## my_chip
module my_chip (
    input logic [11:0] io_in,  
    output logic [11:0] io_out,  
    input logic clock,
    input logic reset  
);
Size in the first run: about 1300 cells after synthesis, roughly 150 flip-flops.
export LEC_CHECK = 0
export ABC_AREA = 1
export CAP_MARGIN = 20
export CELL_PAD_IN_SITES_DETAIL_PLACEMENT = 0
export CORE_MARGIN = 2
export CORE_UTILIZATION = 71
export CTS_CLUSTER_DIAMETER = 398
export CTS_CLUSTER_SIZE = 99
export MAX_ROUTING_LAYER = met4
export PLACE_DENSITY_LB_ADDON = 0.3
export SETUP_SLACK_MARGIN = 0.78
export SLEW_MARGIN = 20
export TNS_END_PERCENT = 45
create_clock -name core_clock -period 4.73 [get_ports {clock}]
run.sh (not shown) runs the stock make flow with config.mk's settings and CLKGATE_MAP_FILE=.
Then changed:
ABC_AREA = not set   (was 1)
CELL_PAD_IN_SITES_DETAIL_PLACEMENT = not set   (was 0)
CORE_UTILIZATION = 40   (was 71)
CTS_CLUSTER_DIAMETER = not set   (was 398)
CTS_CLUSTER_SIZE = 13   (was 99)
PLACE_DENSITY_LB_ADDON = not set   (was 0.3)
SETUP_SLACK_MARGIN = not set   (was 0.78)
TNS_END_PERCENT = not set   (was 45)
clock period = 10.0 ns   (was 4.73 ns; I/O delays follow)
What happened: Power shrinks by well over a third. Via count fell by about a fifth. Clock-buffer cell count is higher by 3. Final cell count fell by roughly a tenth. Final area went down by a few percent.
Then changed:
ABC_AREA = 1   (was not set)
CORE_UTILIZATION = 15   (was 40)
CTS_CLUSTER_DIAMETER = 354   (was not set)
CTS_CLUSTER_SIZE = 99   (was 13)
MAX_ROUTING_LAYER = not set   (was met4)
SETUP_SLACK_MARGIN = 2.84   (was not set)
SLEW_MARGIN = 35   (was 20)
TNS_END_PERCENT = 35   (was not set)
After rerunning: Sequential power barely changes; via count came out higher by 19%; area after synthesis came out higher by 7.4%; power came out higher by 0.39%; core utilization came out lower by 27 points; first-iteration DRC count came out higher by 29%; cell area came out higher by 14%; hold slack stays flat.
Then changed:
ABC_AREA = not set   (was 1)
CORE_UTILIZATION = 40   (was 15)
SETUP_SLACK_MARGIN = not set   (was 2.84)
Outcome: Die size shrinks by 64%; hold slack barely changes; worst setup slack got worse by 0.34 ns; final area shrinks by 13%; area after synthesis shrinks by 6.9%; clock skew grows by 0.0032 ns; sequential power barely changes; utilization grows by 27 points.
Then changed:
ABC_AREA = 1   (was not set)
CORE_UTILIZATION = 19   (was 40)
GPL_TIMING_DRIVEN = 0   (was not set)
After rerunning: Final cell count went up by 54%; synthesized area went up by 7.4%; cell area went up by 14%; utilization went down by 22 points.
Then changed:
ABC_AREA = not set   (was 1)
CELL_PAD_IN_SITES_GLOBAL_PLACEMENT = 2   (was not set)
CORE_UTILIZATION = 40   (was 19)
CTS_CLUSTER_DIAMETER = not set   (was 354)
CTS_CLUSTER_SIZE = not set   (was 99)
GPL_TIMING_DRIVEN = not set   (was 0)
MAX_ROUTING_LAYER = met4   (was not set)
PLACE_DENSITY_LB_ADDON = 0.22   (was not set)
TNS_END_PERCENT = not set   (was 35)
Maximum frequency fell by 2.8%.
Routed wire length fell by 15%.
Area after synthesis fell by 6.9%.
Design area is lower by 12%.
Via count falls by 20%.
Count of clock-buffer cells in the layout falls by 3.
Worst setup slack degrades by 0.13 ns.
Hold slack gets worse by 0.0079 ns.
Core utilization grows by 22 points.
Register-to-register slack gets worse by 0.13 ns.
Die size came out lower by 55%.

* * *

Starting RTL as in the previous note.
Settings: LEC_CHECK=0, ABC_AREA=1, CAP_MARGIN=20, CELL_PAD_IN_SITES_DETAIL_PLACEMENT=0, CORE_MARGIN=2, CORE_UTILIZATION=72, CTS_CLUSTER_DIAMETER=51, CTS_CLUSTER_SIZE=50, MAX_ROUTING_LAYER=met4, PLACE_DENSITY=0.38, SLEW_MARGIN=20, TNS_END_PERCENT=100; clock period 2.5 ns.
The baseline produced a layout that fails on negative setup slack.
Rerun with:
CTS_CLUSTER_DIAMETER = 27   (was 51)
SETUP_SLACK_MARGIN = 0.46   (was not set)
clock period = 3.73 ns   (was 2.5 ns; I/O delays follow)
=>
- This time the run produced a clean layout
- wire length drops by 12%
- worst hold slack is about the same
- sequential share of layout area climbs by 1.2 points
- clock skew barely changes
- die size does not change
- utilization drops by 2.9 points
- sequential power drops by 33%
- combinational power drops by 43%
- worst setup slack gains 1.1 ns
Rerun with:
CELL_PAD_IN_SITES_DETAIL_PLACEMENT = not set   (was 0)
CTS_CLUSTER_DIAMETER = not set   (was 27)
CTS_CLUSTER_SIZE = not set   (was 50)
MAX_ROUTING_LAYER = not set   (was met4)
PLACE_DENSITY = not set   (was 0.38)
SETUP_SLACK_MARGIN = 0.51   (was 0.46)
TNS_END_PERCENT = 5   (was 100)
clock period = 2.59 ns   (was 3.73 ns; I/O delays follow)
This time the run finished with negative setup slack left.
Combinational power goes up by 50%.
Sequential cell count is unchanged.
Synthesized cell count is unchanged.
Worst setup slack loses 1.1 ns.
Fmax grows by 2.5%.
First-iteration DRC count went down by 22%.
Design area went up by 3.3%.
Rerun with:
ABC_AREA = not set   (was 1)
CORE_UTILIZATION = 18   (was 72)
SETUP_SLACK_MARGIN = not set   (was 0.51)
TNS_END_PERCENT = not set   (was 5)
clock period = 15.3 ns   (was 2.59 ns; I/O delays follow)
What happened:
- With this change the flow went through all stages and came out clean
- total power went down by 84%
- design area went down by 7.4%
- clock skew went up by 0.0056 ns
- critical path depth went down by 3

* * *

Starting RTL as in the previous note.
clock: 5.36 ns
lec_check: 0
abc_area: 1
cap_margin: 20
cell_pad_in_sites_detail_placement: 1
core_aspect_ratio: 1.4
core_margin: 8
core_utilization: 17
cts_cluster_size: 25
hold_slack_margin: 0.18
max_routing_layer: met5
slew_margin: 25
tns_end_percent: 100
Edit:
==> flow/config.mk (replaced) <==
export PLATFORM = sky130hd
export DESIGN_NAME = my_chip
export DESIGN_NICKNAME = my_chip
export VERILOG_FILES = /design/flow/design.v
export SDC_FILE = /design/flow/constraint.sdc
export NUM_CORES = 4
export LEC_CHECK = 0
export CAP_MARGIN = 20
export CORE_MARGIN = 2
export CORE_UTILIZATION = 72
export SLEW_MARGIN = 20
==> flow/constraint.sdc (replaced) <==
create_clock -name core_clock -period 4.25 [get_ports {clock}]
set_input_delay 0.8500 -clock core_clock [delete_from_list [all_inputs] [get_ports {clock}]]
set_output_delay 0.8500 -clock core_clock [all_outputs]
set_load 0.01 [all_outputs]
What happened: Sequential share of layout area rises by 4.7 points; core utilization rises by 59 points; final cell count falls by well over a third; clock power rises by roughly a tenth; final area falls by roughly a tenth.

* * *

== run A ==
Starting RTL as in the previous note.
==> flow/design.v (excerpt) <==
module my_chip (
    input logic [11:0] io_in,  
    output logic [11:0] io_out,  
    input logic clock,
    input logic reset  
);
    ChipInterface #(.FRE(25000)) chipInterface_inst(
        .clock(clock),
        .confirm(io_in[0]),
        .clear(io_in[1]),
        .algorithm_select_mode(io_in[2]),
        .reset(reset),
        .enter0(io_in[3]), 
        .enter1(io_in[4]),
        .led(io_out[5:0])
    );
    assign io_out[11:6] = 6'b0;
endmodule
==> flow/config.mk <==
export PLATFORM = sky130hd
export DESIGN_NAME = my_chip
export DESIGN_NICKNAME = my_chip
export VERILOG_FILES = /design/flow/design.v
export SDC_FILE = /design/flow/constraint.sdc
export NUM_CORES = 4
export LEC_CHECK = 0
export ABC_AREA = 1
export CAP_MARGIN = 20
export CELL_PAD_IN_SITES_DETAIL_PLACEMENT = 0
export CORE_MARGIN = 2
export CORE_UTILIZATION = 58
export CTS_CLUSTER_DIAMETER = 398
export CTS_CLUSTER_SIZE = 99
export MAX_ROUTING_LAYER = met4
export PLACE_DENSITY_LB_ADDON = 0.3
export SETUP_SLACK_MARGIN = 1.19
export SLEW_MARGIN = 20
export TNS_END_PERCENT = 45
==> flow/constraint.sdc <==
create_clock -name core_clock -period 4.73 [get_ports {clock}]
set_input_delay 0.9460 -clock core_clock [delete_from_list [all_inputs] [get_ports {clock}]]
set_output_delay 0.9460 -clock core_clock [all_outputs]
set_load 0.01 [all_outputs]
Changes in run B relative to run A:
Settings: setting CORE_ASPECT_RATIO to 1.04 for the first time; changing SETUP_SLACK_MARGIN from 1.19 to 1.28; changing PLACE_DENSITY_LB_ADDON from 0.3 to 0.03; removing CTS_CLUSTER_DIAMETER (formerly 398); removing CTS_CLUSTER_SIZE (formerly 99); changing ABC_AREA from 1 to 0; changing the clock period (ns, I/O delays scaled along) from 4.73 to 8.18.
## What came out
Run B — critical path depth 3 lower, run A as reference. Diff run A -> run B | switching part of the total | decrease of 1.4 points. From run A to run B the numbers moved as follows: max-capacitance violation count shows no meaningful change, detailed-placement wirelength estimate lost 24%, placeable core area lower. The run with more routed wire is run A, not run B. Changes observed in run B relative to run A: die area saw a decrease; core utilization now sits lower; hold slack saw little to no change.
Modified inputs, run C compared to run B
Settings: CORE_UTILIZATION changed from 58 to 72; SETUP_SLACK_MARGIN changed from 1.28 to 0.83; CTS_CLUSTER_SIZE newly set to 72; ABC_AREA changed from 0 to 1; CORE_ASPECT_RATIO removed (was 1.04); the clock period (ns, I/O delays scaled along) changed from 8.18 to 3.4.
==> results <==
Complete run, failing final checks: run C, reason setup timing. Between run C and run B, via count is higher for run C, run B comes in under that. For run B, the library cell contributing the largest single delay on the critical path was dfrtp_1, unlike run C, where it was fa_1. Going from run B to run C, critical path depth rose by 4; post-layout instance count excluding filler cells rose by 326; setup slack fell by 3.97 ns; setup-violating endpoint count in the final report rose by 7.

* * *

== JK ==
my_chip again, from the RTL that the note above started with.
clock: 3.13 ns
lec_check: 0
abc_area: 1
cap_margin: 20
core_margin: 2
core_utilization: 72
cts_cluster_diameter: 27
cts_cluster_size: 72
place_density_lb_addon: 0.28
slew_margin: 40
Complete run, failing final checks: JK, reason negative setup slack.
Setup changes, JK to MS
# JK
export LEC_CHECK = 0
export ABC_AREA = 1
export CAP_MARGIN = 20
export CORE_MARGIN = 2
export CORE_UTILIZATION = 72
export CTS_CLUSTER_DIAMETER = 27
export CTS_CLUSTER_SIZE = 72
export PLACE_DENSITY_LB_ADDON = 0.28
export SLEW_MARGIN = 40
create_clock -name core_clock -period 3.13 [get_ports {clock}]
# MS
export LEC_CHECK = 0
export CAP_MARGIN = 20
export CORE_MARGIN = 2
export CORE_UTILIZATION = 72
export SLEW_MARGIN = 20
create_clock -name core_clock -period 2.59 [get_ports {clock}]
Status MS: flow complete, layout not clean - negative setup slack. Summary of MS over JK: wire length shows a reduction of 11%, later-pin clock latency in the skew report shows no meaningful change, sequential share of layout area shows an increase of 0.79 points, complex-gate fraction of the synthesized area shows an increase of 5.7 points. JK → MS: cell area after synthesis lost about 7%, setup slack after placement lost 0.56 ns, die size lost 6.7%, slack of the critical path lost 0.56 ns. For delay of the slowest cell on the worst path, MS and JK come out practically identical. Placed standard-cell area was higher in JK than in MS. In MS, summed standard-cell area reported by yosys is lower than in JK.
### MS -> AL
# MS
export LEC_CHECK = 0
export CAP_MARGIN = 20
export CORE_MARGIN = 2
export CORE_UTILIZATION = 72
export SLEW_MARGIN = 20
create_clock -name core_clock -period 2.59 [get_ports {clock}]
# AL
export LEC_CHECK = 0
export CAP_MARGIN = 20
export CORE_MARGIN = 2
export CORE_UTILIZATION = 40
export SLEW_MARGIN = 20
create_clock -name core_clock -period 7.26 [get_ports {clock}]
==> comparison <==
MS completed end to end; final checks failed (negative setup slack). AL | stages: all done | timing, DRC, antenna: all pass. Taking MS as the reference, in AL actual transition at the worst max-transition pin up 0.041 ns; starting density of the core fell 32 points; relative area change from synthesis to final layout fell by 7.2 points; pre-CTS worst setup slack up 3.76 ns. AL has more setup slack than MS. The cell area in AL was lower than what MS gave.
For TR, these inputs were changed with respect to AL:
# AL
export LEC_CHECK = 0
export CAP_MARGIN = 20
export CORE_MARGIN = 2
export CORE_UTILIZATION = 40
export SLEW_MARGIN = 20
create_clock -name core_clock -period 7.26 [get_ports {clock}]
# TR
export LEC_CHECK = 0
export ABC_AREA = 1
export CAP_MARGIN = 20
export CORE_MARGIN = 2
export CORE_UTILIZATION = 70
export CTS_CLUSTER_SIZE = 40
export SLEW_MARGIN = 20
create_clock -name core_clock -period 3.21 [get_ports {clock}]
## What came out
Complete run, failing final checks: TR, reason negative setup slack.
Compared to AL, TR has met3 layer wire length in the routed design 1200 um higher.
On sequential share of layout area: TR sits below AL.
Of TR and AL, the run reporting the lower met3 track demand over resource was AL.
~same share of power burned in combinational logic in TR and AL
[compare] base=AL new=TR: die area went down; clock power share went up; signed area change from the synthesized netlist to the final layout went up.
Setup WNS AL -> TR: worse
When the final numbers for TR and AL were put side by side, the post-route minimum period turned out to be smaller in TR.
The slowest cell on the critical path comes out sky130_fd_sc_hd__dfstp_4 in one run and sky130_fd_sc_hd__dfrtp_1 in the other, namely in TR and AL respectively.

* * *

exp/indigo:
my_chip again, from the RTL that the note above started with.
make LEC_CHECK=0 ABC_AREA=1 CAP_MARGIN=20 CORE_MARGIN=2 CORE_UTILIZATION=72 CTS_CLUSTER_DIAMETER=27 CTS_CLUSTER_SIZE=40 PLACE_DENSITY_LB_ADDON=0.19 SETUP_SLACK_MARGIN=0.43 SLEW_MARGIN=20 finish   # period 2.53 ns
Although it ran to completion, exp/indigo produced a layout that fails the final checks because of negative setup slack.
diff inputs: exp/indigo => exp/yarrow
- SETUP_SLACK_MARGIN removed (was 0.43)
- CTS_CLUSTER_DIAMETER removed (was 27)
- CTS_CLUSTER_SIZE removed (was 40)
- PLACE_DENSITY_LB_ADDON removed (was 0.19)
- CORE_ASPECT_RATIO newly set to 1.33
- the clock period (ns, I/O delays scaled along) changed from 2.53 to 2.45
### Flow results
Global-route usage was lower in the run labelled exp/yarrow.
Comparing exp/indigo with exp/yarrow, the portion of total power attributed to combinational logic came out essentially unchanged.
The via count reported for exp/yarrow is lower than the one for exp/indigo.
Diff exp/indigo and exp/yarrow: number of setup buffers added after CTS higher in exp/indigo
The arrival time at the worst endpoint number comes out higher for exp/yarrow vs exp/indigo.
As for a clean layout from exp/indigo and exp/yarrow, there is none.
[flow] exp/indigo | stages: complete | final checks: fail | reason: negative setup slack
Compared with exp/indigo, exp/yarrow shows a higher internal power of the cells.
In exp/yarrow, the multi-input combinational area share came out 0.29 points below the value in exp/indigo.
Delta(relative area change from synthesis to final layout, exp/yarrow - exp/indigo) < 0
As of exp/yarrow, design area had fallen by a few percent compared to exp/indigo.
exp/yarrow vs exp/indigo, combinational power went up by about 4%.

* * *

## P
my_chip again, from the RTL that the note above started with.
Settings: LEC_CHECK=0, CAP_MARGIN=30, CORE_ASPECT_RATIO=0.94, CORE_MARGIN=2, CORE_UTILIZATION=72, CTS_CLUSTER_DIAMETER=64, CTS_CLUSTER_SIZE=81, HOLD_SLACK_MARGIN=0.05, PLACE_DENSITY=0.36, SETUP_SLACK_MARGIN=1.65, SLEW_MARGIN=20, TNS_END_PERCENT=35; clock period 6.51 ns.
### P -> Q
==> flow/config.mk <==
export PLATFORM = sky130hd
export DESIGN_NAME = my_chip
export DESIGN_NICKNAME = my_chip
export VERILOG_FILES = /design/flow/design.v
export SDC_FILE = /design/flow/constraint.sdc
export NUM_CORES = 4
export LEC_CHECK = 0
export ABC_AREA = 1
export CAP_MARGIN = 20
export CORE_MARGIN = 2
export CORE_UTILIZATION = 72
export CTS_CLUSTER_DIAMETER = 399
export SLEW_MARGIN = 20
==> flow/constraint.sdc <==
create_clock -name core_clock -period 2.45 [get_ports {clock}]
set_input_delay 0.4900 -clock core_clock [delete_from_list [all_inputs] [get_ports {clock}]]
set_output_delay 0.4900 -clock core_clock [all_outputs]
set_load 0.01 [all_outputs]
==> comparison <==
- The flow completed for Q, but it is not clean: the layout still shows setup timing.
- The final critical delay including setup and external delays in Q was lower than what P gave.
- Against P, sequential group power in Q rose by more than 100%.
- Looking at final non-filler cell total across Q and P, the one that comes out lower is P.
- For worst hold slack, Q and P come out practically identical.
> inputs changed (Q -> R)
-- flow/config.mk --
<<< Q, line 12
export CTS_CLUSTER_DIAMETER = 399
>>> R, line 12
export CTS_CLUSTER_DIAMETER = 227
export CTS_CLUSTER_SIZE = 68
==> flow/constraint.sdc <==
create_clock -name core_clock -period 2.55 [get_ports {clock}]
set_input_delay 0.5100 -clock core_clock [delete_from_list [all_inputs] [get_ports {clock}]]
set_output_delay 0.5100 -clock core_clock [all_outputs]
set_load 0.01 [all_outputs]
Findings:
- Final checks on R, whose flow otherwise completed, came back failing, citing setup timing.
- Combinational-cell power consumption: R vs Q down about 4%
- Summary of R over Q: total power of the final layout dropped about 2.7%; fmax went up by 4.4 MHz; relative slew slack lost 0.47 points; via density per instance fell by 1.1%.
- Looking at met1 demand-to-capacity share in global routing across R and Q, the one that comes out higher is R.
- R ends up with a instance count on the critical path that is 2 lower than in Q.
- The routed wire length of R exceeds that of Q by 0.75%.
- Relative contribution of the clock network to total power (R over Q): increase, 0.6 points
- Taking Q as the reference point, the detailed-router iteration count before antenna repair of R falls by 2.
- On peak supply drop: R sits below Q.
diff inputs: R => S
-- flow/config.mk --
<<< R, line 8
export ABC_AREA = 1
>>> S, line 8
<<< R, line 11
export CORE_UTILIZATION = 72
export CTS_CLUSTER_DIAMETER = 227
export CTS_CLUSTER_SIZE = 68
>>> S, line 10
export CORE_UTILIZATION = 40
==> flow/constraint.sdc <==
create_clock -name core_clock -period 10.0 [get_ports {clock}]
set_input_delay 2.0000 -clock core_clock [delete_from_list [all_inputs] [get_ports {clock}]]
set_output_delay 2.0000 -clock core_clock [all_outputs]
set_load 0.01 [all_outputs]
==> results <==
S ran to completion and came out clean on the timing, design-rule and antenna checks. The count of instances resized after the clock tree is built of S falls short of that of R by 33. From R to S the numbers moved as follows: clock slew seen by the registers of the worst setup and hold paths essentially unchanged; synthesized cell count decreased 317; synthesized-area fraction occupied by and/or/nand/nor cells decreased 7.4 points; portion of the post-synthesis area used by sequential elements increased 2.8 points; final-layout clock-cell area share increased 0.59 points. S vs R, xor/xnor cell area share of the yosys netlist went up by 1.5 points. ~same clock skew in S and R. Delta (S minus R): part of the cycle the worst path needs down 96 points, overall power down 75%.
Power and IR drop assume default switching activity.
